==> trial 91 <==
==> flow/design.v (excerpt) <==
module my_chip (
    input logic [11:0] io_in,  
    output logic [11:0] io_out,  
    input logic clock,
    input logic reset  
);
    logic [7:0] data_in;
    logic enter, sw;
    logic rst;
    logic [1:0] operation;
    logic [4:0] data_out;
    logic finish, error;
    logic [3:0] index;
    Synchronizer sync1(.async(io_in[0]), .clock(clock), .sync(data_in[0]));
    Synchronizer sync2(.async(io_in[1]), .clock(clock), .sync(data_in[1]));
    Synchronizer sync3(.async(io_in[2]), .clock(clock), .sync(data_in[2]));
    Synchronizer sync4(.async(io_in[3]), .clock(clock), .sync(data_in[3]));
    Synchronizer sync5(.async(io_in[4]), .clock(clock), .sync(data_in[4]));
    Synchronizer sync6(.async(io_in[5]), .clock(clock), .sync(data_in[5]));
    Synchronizer sync7(.async(io_in[6]), .clock(clock), .sync(data_in[6]));
    Synchronizer sync8(.async(io_in[7]), .clock(clock), .sync(data_in[7]));
    Synchronizer sync9(.async(io_in[8]), .clock(clock), .sync(enter));
    Synchronizer sync10(.async(io_in[9]), .clock(clock), .sync(sw));
    Synchronizer sync11(.async(io_in[10]), .clock(clock), .sync(operation[0]));
    Synchronizer sync12(.async(io_in[11]), .clock(clock), .sync(operation[1]));
  ...
Settings: LEC_CHECK=0, ABC_AREA=1, CAP_MARGIN=40, CORE_MARGIN=2, CORE_UTILIZATION=72, CTS_CLUSTER_DIAMETER=319, CTS_CLUSTER_SIZE=14, GPL_ROUTABILITY_DRIVEN=0, HOLD_SLACK_MARGIN=0.3, PLACE_DENSITY_LB_ADDON=0.15, SETUP_SLACK_MARGIN=1.11, SLEW_MARGIN=20; clock period 3.91 ns.
run.sh (not shown) runs the stock make flow with config.mk's settings and CLKGATE_MAP_FILE=.
==> inputs of build 32, as changes to trial 91 <==
- CAP_MARGIN: 40 -> 0
- GPL_ROUTABILITY_DRIVEN: 0 -> default
- HOLD_SLACK_MARGIN: 0.3 -> default
- PLACE_DENSITY_LB_ADDON: 0.15 -> 0.06
==> inputs of trial 27, as changes to trial 91 <==
- ABC_AREA: 1 -> default
- CAP_MARGIN: 40 -> 20
- CORE_UTILIZATION: 72 -> 66
- CTS_CLUSTER_DIAMETER: 319 -> default
- CTS_CLUSTER_SIZE: 14 -> default
- GPL_ROUTABILITY_DRIVEN: 0 -> default
- HOLD_SLACK_MARGIN: 0.3 -> default
- PLACE_DENSITY_LB_ADDON: 0.15 -> default
- SETUP_SLACK_MARGIN: 1.11 -> default
==> flow/constraint.sdc (replaced) <==
create_clock -name core_clock -period 6.86 [get_ports {clock}]
set_input_delay 1.3720 -clock core_clock [delete_from_list [all_inputs] [get_ports {clock}]]
set_output_delay 1.3720 -clock core_clock [all_outputs]
set_load 0.01 [all_outputs]
==> notes <==
Trial 27 completed without violations. Trial 91 completed, yet does not pass: setup timing. Build 32 produced a clean layout. The highest wire length belongs to trial 91, the lowest to trial 27. Of trial 27 and build 32, trial 27 has the higher count of clock-buffer cells in the layout (gap 24). Via count, lowest first: trial 27, build 32, trial 91. In trial 27 the synthesized cell count is lower than in trial 91, by 16%. The lowest critical path depth belongs to trial 27, the highest to trial 91.

* * *

==> inputs of trial 10 <==
my_chip again, from the RTL that the note above started with.
==> flow/config.mk <==
export PLATFORM = sky130hd
export DESIGN_NAME = my_chip
export DESIGN_NICKNAME = my_chip
export VERILOG_FILES = /design/flow/design.v
export SDC_FILE = /design/flow/constraint.sdc
export NUM_CORES = 4
export LEC_CHECK = 0
export ABC_AREA = 1
export CAP_MARGIN = 0
export CORE_MARGIN = 2
export CORE_UTILIZATION = 72
export CTS_CLUSTER_DIAMETER = 203
export CTS_CLUSTER_SIZE = 14
export PLACE_DENSITY_LB_ADDON = 0.12
export SETUP_SLACK_MARGIN = 1.12
export SLEW_MARGIN = 20
==> flow/constraint.sdc <==
create_clock -name core_clock -period 3.81 [get_ports {clock}]
set_input_delay 0.7620 -clock core_clock [delete_from_list [all_inputs] [get_ports {clock}]]
set_output_delay 0.7620 -clock core_clock [all_outputs]
set_load 0.01 [all_outputs]
==> build 70: changes against trial 10 <==
ABC_AREA = unset   (was 1)
CAP_MARGIN = 40   (was 0)
CTS_CLUSTER_DIAMETER = 51   (was 203)
CTS_CLUSTER_SIZE = 23   (was 14)
PLACE_DENSITY = 0.67   (was unset)
PLACE_DENSITY_LB_ADDON = unset   (was 0.12)
SETUP_SLACK_MARGIN = unset   (was 1.12)
==> flow/constraint.sdc (replaced) <==
create_clock -name core_clock -period 9.03 [get_ports {clock}]
set_input_delay 1.8060 -clock core_clock [delete_from_list [all_inputs] [get_ports {clock}]]
set_output_delay 1.8060 -clock core_clock [all_outputs]
set_load 0.01 [all_outputs]
==> trial 60: changes against trial 10 <==
ABC_AREA = unset   (was 1)
CAP_MARGIN = 20   (was 0)
CORE_UTILIZATION = 40   (was 72)
CTS_CLUSTER_DIAMETER = unset   (was 203)
CTS_CLUSTER_SIZE = unset   (was 14)
PLACE_DENSITY_LB_ADDON = unset   (was 0.12)
SETUP_SLACK_MARGIN = unset   (was 1.12)
==> flow/constraint.sdc (replaced) <==
create_clock -name core_clock -period 6.86 [get_ports {clock}]
set_input_delay 1.3720 -clock core_clock [delete_from_list [all_inputs] [get_ports {clock}]]
set_output_delay 1.3720 -clock core_clock [all_outputs]
set_load 0.01 [all_outputs]
==> notes <==
In trial 60 the via count is lower than in trial 10, by 16%. The lowest sequential share of layout area belongs to trial 10, the highest to build 70. Between trial 60 and build 70, the lower clock-buffer cell count is in build 70 (gap 24). Between build 70 and trial 60, the lower worst hold slack is in trial 60 (gap 0.0049 ns). In flip-flop count, build 70 and trial 60 do not differ. The highest die area belongs to trial 60, the lowest to build 70.
==> figures <==
                                                             trial 60                                         trial 10      build 70
Worst supply voltage drop on vdd                             0.231 mV                                         0.506 mV      0.212 mV
Net switching fraction of the power                             22.2%                                            23.8%         23.3%
Worst-case setup slack after placement                        1.79 ns                                         0.236 ns       3.62 ns
Outcome                              no timing/DRC/antenna violations                 no timing/DRC/antenna violations  no timing/DRC/antenna violations
Share of the final layout cell area in sequential cells         36.3%                                            33.3%         37.4%
R2R Setup Slk                                                 2.48 ns                                          0.33 ns       4.52 ns
Post-synthesis xor/xnor area fraction                           1.41%                                            1.44%         1.41%
Total of clock buffers placed in the layout                        73                                               42            49
Slew @ Worst Pin                                              1.08 ns                                          1.09 ns      0.984 ns
Final Cell Area                                          0.0281 sq mm                                     0.0308 sq mm  0.0273 sq mm
Yosys synthesis chip area                                0.0254 sq mm                                     0.0268 sq mm  0.0254 sq mm
Worst path setup slack after routing                          1.09 ns                                         0.335 ns       2.93 ns
Critical Path End                                           io_out[3]  matrix_calculator.mul_logic.layer_1_2_reg.Q[31]     io_out[3]
No activity file was given, so power comes from the tool's default toggle rates.
